## mat_mul
module mat_mul #
	(
        parameter integer DIM_LOG = 2,     
        parameter integer DIM = 2**DIM_LOG,
        parameter integer SIZE = DIM*DIM,
        parameter integer SIZE_LOG = 2*DIM_LOG,
        parameter integer DATA_WIDTH = 32
    )
    (
		input wire  s00_axi_aclk,
		input wire  s00_axi_aresetn,
		output wire  s00_axis_tready,
		input wire [DATA_WIDTH-1 : 0] s00_axis_tdata,
		input wire  s00_axis_tlast,
        input wire  s00_axis_tvalid,
		output wire  m00_axis_tvalid,
        output wire [DATA_WIDTH-1 : 0] m00_axis_tdata,
        output wire [(DATA_WIDTH/8)-1 : 0] m00_axis_tstrb,
        output wire  m00_axis_tlast,
        input wire  m00_axis_tready,
        input wire sel,
        input wire start
    );
For scale: about 4400 cells after synthesis, about 78 I/O pins, ~0.080 mm2 of cells after synthesis.
export LEC_CHECK = 0
export CAP_MARGIN = 20
export CORE_MARGIN = 2
export CORE_UTILIZATION = 71
export CTS_CLUSTER_DIAMETER = 381
export CTS_CLUSTER_SIZE = 25
export PLACE_DENSITY = 0.95
export SETUP_SLACK_MARGIN = 1.23
export SLEW_MARGIN = 20
export TNS_END_PERCENT = 5
create_clock -name core_clock -period 9.0 [get_ports {s00_axi_aclk}]
run.sh (not shown) runs the stock make flow with config.mk's settings and CLKGATE_MAP_FILE=.
The starting point failed in 5_1_grt with ODB-0269.
Then changed:
- CORE_UTILIZATION: 71 -> 70
- CTS_CLUSTER_DIAMETER: 381 -> 223
- CTS_CLUSTER_SIZE: 25 -> default
- PLACE_DENSITY: 0.95 -> 0.6
- SETUP_SLACK_MARGIN: 1.23 -> default
- TNS_END_PERCENT: 5 -> default
- clock period: 9.0 -> 6.97 ns (I/O delays scaled with it)
Effect: Now the flow reached the layout checks and failed them: negative setup slack. Synthesized area is unchanged. Synthesized cell count stays the same. Die area increases by 1.4%.
Then changed:
- CORE_UTILIZATION: 70 -> 69
- CTS_CLUSTER_DIAMETER: 223 -> default
- clock period: 6.97 -> 5.38 ns (I/O delays scaled with it)
Effect: The changed run finished but fails on negative setup slack; fmax increases by 3.8%; non-clock buffer count increases by 36; design area increases by 0.43%; via count decreases by 1.3%; register-to-register slack gets worse by 1.3 ns; first-iteration DRC count decreases by 12%; clock skew decreases by 0.022 ns; die area increases by 1.4%.
Then changed:
- CORE_UTILIZATION: 69 -> 67
- CTS_CLUSTER_SIZE: default -> 35
- HOLD_SLACK_MARGIN: default -> 0.27
- clock period: 5.38 -> 7.48 ns (I/O delays scaled with it)
With this change the flow finished with timing, DRC and antenna clean; setup slack improves by 1.8 ns; via count came out lower by 4.4%; cell count decreases by 1.6%.
Then changed:
- CORE_UTILIZATION: 67 -> 40
- CTS_CLUSTER_SIZE: 35 -> default
- HOLD_SLACK_MARGIN: 0.27 -> default
- SETUP_SLACK_MARGIN: default -> 2.55
- clock period: 7.48 -> 8.65 ns (I/O delays scaled with it)
The new run completed with no timing, DRC or antenna violations. Hold slack got worse by 0.047 ns. Clock-buffer cell count grows by 12. Setup slack improved by 1.4 ns. Core utilization shrinks by 29 points. Wire length grows by about 3%. Critical path depth shrinks by 2. Via count shrinks by about 0.9%.
Then changed:
- ABC_AREA: default -> 1
- CORE_UTILIZATION: 40 -> 70
- CTS_CLUSTER_SIZE: default -> 90
- PLACE_DENSITY: 0.6 -> default
- SETUP_SLACK_MARGIN: 2.55 -> default
- clock period: 8.65 -> 4.8 ns (I/O delays scaled with it)
=> This time the run completed and failed the layout checks on negative setup slack. Wire length went up by 7.1%. Final cell count went up by 17%. Maximum frequency went up by 3.4%. Final area went up by 2.4%. Core utilization went up by 33 points. Worst setup slack is worse by 3.6 ns.

* * *

Setup of run A:
mat_mul again, from the RTL that the note above started with.
==> flow/config.mk <==
export PLATFORM = sky130hd
export DESIGN_NAME = mat_mul
export DESIGN_NICKNAME = mat_mul
export VERILOG_FILES = /design/flow/design.v
export SDC_FILE = /design/flow/constraint.sdc
export NUM_CORES = 4
export LEC_CHECK = 0
export ABC_AREA = 1
export CAP_MARGIN = 20
export CORE_ASPECT_RATIO = 1.46
export CORE_MARGIN = 2
export CORE_UTILIZATION = 72
export CTS_CLUSTER_DIAMETER = 47
export CTS_CLUSTER_SIZE = 10
export PLACE_DENSITY = 0.6
export SLEW_MARGIN = 20
==> flow/constraint.sdc <==
create_clock -name core_clock -period 4.8 [get_ports {s00_axi_aclk}]
set_input_delay 0.9600 -clock core_clock [delete_from_list [all_inputs] [get_ports {s00_axi_aclk}]]
set_output_delay 0.9600 -clock core_clock [all_outputs]
set_load 0.01 [all_outputs]
Run A ran in full, but the layout does not pass; the checks complain about setup timing.
#### Input delta (run B over run A)
- CTS_CLUSTER_DIAMETER now 66, was 47
- CORE_ASPECT_RATIO no longer set, was 1.46
- the clock period (ns, I/O delays scaled along) now 4.81, was 4.8
--- outcome ---
- Run B: flow complete, layout not clean; failing: setup timing
- Compared with run A, run B shows final cell count higher by 0.39%.
- From run A to run B the numbers moved as follows: final cell area excluding filler cells picked up an extra 0.95%, time the final worst path needs with I/O delays and setup lost 0.11 ns.
- Run A ended up with mat_B[4]$_DFFE_PP_ as its startpoint of the most critical setup path; run B ended up with mat_B[3]$_DFFE_PP_.
- Logic depth of the worst setup path including buffers of run B exceeds that of run A by more than 10%.
- Summary of run B over run A: number of gates given a new drive strength after cts went up 52, slack of the critical path up 0.12 ns.
Modified inputs, run C compared to run B
- swapping 72 for 18 in CORE_UTILIZATION
- clearing ABC_AREA, which used to be 1
- clearing CTS_CLUSTER_DIAMETER, which used to be 66
- clearing CTS_CLUSTER_SIZE, which used to be 10
- swapping 4.81 for 8.65 in the clock period (ns, I/O delays scaled along)
Looking at the reports, run C completed the entire flow and the layout it produced met the timing, DRC and antenna checks. On hold slack, run B beats run C.
Changes in run D relative to run C:
- CORE_UTILIZATION now 40, was 18
==> comparison <==
- Run D has register share of the cell area above what run C had.
- Compared with run C, in run D quantity of gates resized following cts has remained practically unchanged, global-route wire length before repair has decreased, tap cell count has decreased, final core area utilization has increased, die size has decreased.

* * *

mat_mul again, from the RTL that the note above started with.
export LEC_CHECK = 0
export ABC_AREA = 0
export CAP_MARGIN = 20
export CORE_MARGIN = 2
export CORE_UTILIZATION = 72
export CTS_CLUSTER_DIAMETER = 223
export PLACE_DENSITY = 0.6
export SETUP_SLACK_MARGIN = 1.04
export SLEW_MARGIN = 20
create_clock -name core_clock -period 5.68 [get_ports {s00_axi_aclk}]
The starting point finished but failed the layout checks on negative setup slack.
==> next run, changes <==
--- a/flow/config.mk
+++ b/flow/config.mk
@@ -12,3 +12 @@
-export CTS_CLUSTER_DIAMETER = 223
-export PLACE_DENSITY = 0.6
-export SETUP_SLACK_MARGIN = 1.04
+export CTS_CLUSTER_SIZE = 90
==> flow/constraint.sdc (replaced) <==
create_clock -name core_clock -period 5.9 [get_ports {s00_axi_aclk}]
set_input_delay 1.1800 -clock core_clock [delete_from_list [all_inputs] [get_ports {s00_axi_aclk}]]
set_output_delay 1.1800 -clock core_clock [all_outputs]
set_load 0.01 [all_outputs]
The changed run reached the layout checks and failed them: negative setup slack.
Final cell count is about the same.
Cell area shrinks by about 0.8%.
==> next run, changes <==
--- a/flow/config.mk
+++ b/flow/config.mk
@@ -8 +7,0 @@
-export ABC_AREA = 0
@@ -11,2 +10,2 @@
-export CORE_UTILIZATION = 72
-export CTS_CLUSTER_SIZE = 90
+export CORE_UTILIZATION = 40
+export PLACE_DENSITY = 0.6
==> flow/constraint.sdc (replaced) <==
create_clock -name core_clock -period 10.0 [get_ports {s00_axi_aclk}]
set_input_delay 2.0000 -clock core_clock [delete_from_list [all_inputs] [get_ports {s00_axi_aclk}]]
set_output_delay 2.0000 -clock core_clock [all_outputs]
set_load 0.01 [all_outputs]
=> Now the flow went through all stages and came out clean; die size rose by 79%; final area fell by 1.5%; area after synthesis does not change; utilization fell by 37 points; clock-buffer cell count rose by 24; worst hold slack gets worse by 24 ps; flip-flop count does not change; wire length fell by 16%; non-clock buffer count fell by 259.
==> next run, changes <==
==> flow/constraint.sdc (replaced) <==
create_clock -name core_clock -period 5.61 [get_ports {s00_axi_aclk}]
set_input_delay 1.1220 -clock core_clock [delete_from_list [all_inputs] [get_ports {s00_axi_aclk}]]
set_output_delay 1.1220 -clock core_clock [all_outputs]
set_load 0.01 [all_outputs]
After rerunning: This time the run finished but failed the layout checks on negative setup slack; utilization went up by 1.6 points; die area is unchanged; global-route usage hardly moves; wire length went up by 0.35%; first-iteration DRC count stays flat; final area went up by 3.6%; hold slack loses 3.3 ps.

* * *

mat_mul again, from the RTL that the note above started with.
make LEC_CHECK=0 CAP_MARGIN=20 CORE_ASPECT_RATIO=1.14 CORE_MARGIN=2 CORE_UTILIZATION=40 GPL_TIMING_DRIVEN=0 MAX_ROUTING_LAYER=met4 MIN_ROUTING_LAYER=met2 PLACE_DENSITY=0.6 SETUP_SLACK_MARGIN=2.97 SLEW_MARGIN=15 finish   # period 10.0 ns
==> next run, changes <==
CORE_ASPECT_RATIO = not set   (was 1.14)
CORE_UTILIZATION = 65   (was 40)
GPL_TIMING_DRIVEN = not set   (was 0)
MAX_ROUTING_LAYER = not set   (was met4)
MIN_ROUTING_LAYER = not set   (was met2)
SETUP_SLACK_MARGIN = not set   (was 2.97)
SLEW_MARGIN = 20   (was 15)
clock period = 7.48 ns   (was 10.0 ns; I/O delays follow)
After rerunning:
- The changed run completed with no timing, DRC or antenna violations
- final area goes down by 5.6%
- non-clock buffer count decreases by 276
- area after synthesis is unchanged
- clock-buffer cell count grows by 1
- utilization climbs by 25 points
- worst setup slack loses 2.0 ns
- critical path depth shrinks by 1
- routed wire length came out lower by 13%
- first-iteration DRC count decreases by 58%
- die area decreases by 38%
==> next run, changes <==
CORE_UTILIZATION = 70   (was 65)
CTS_CLUSTER_SIZE = 36   (was not set)
clock period = 6.92 ns   (was 7.48 ns; I/O delays follow)
Now the flow completed and failed the layout checks on negative setup slack.
Wire length increases by roughly a tenth.
Worst setup slack got worse by 0.44 ns.
Area after synthesis does not change.
First-iteration DRC count rose by a quarter to a third.
Cell area climbs slightly.
Count of clock-buffer cells in the layout goes down by 6.
Hold slack gains 0.059 ns.
Clock skew is lower by 0.0031 ns.
Via count rose by a few percent.
==> next run, changes <==
ABC_AREA = 1   (was not set)
CORE_ASPECT_RATIO = 1.46   (was not set)
CORE_UTILIZATION = 72   (was 70)
CTS_CLUSTER_SIZE = not set   (was 36)
clock period = 5.38 ns   (was 6.92 ns; I/O delays follow)
Result: The changed run completed, yet does not pass: negative setup slack; worst setup slack degrades by 1.2 ns; cell area climbs by 4.8%; first-iteration DRC count came out higher by 8.5%; critical path depth came out higher by 1; clock skew rose by 0.018 ns; die size is higher by 2.2%.
==> next run, changes <==
CTS_CLUSTER_SIZE = 10   (was not set)
SETUP_SLACK_MARGIN = 1.09   (was not set)
clock period = 4.8 ns   (was 5.38 ns; I/O delays follow)
Effect: The new run completed, yet does not pass: negative setup slack. Non-clock buffer count goes up by 43. Synthesized area does not change. Routed wire length goes up by a few percent. Count of clock-buffer cells in the layout goes up by 41. Flip-flop count stays the same. Worst setup slack loses 0.83 ns. Critical path depth goes down by 1. Fmax goes down by a few percent. Via count goes up slightly.
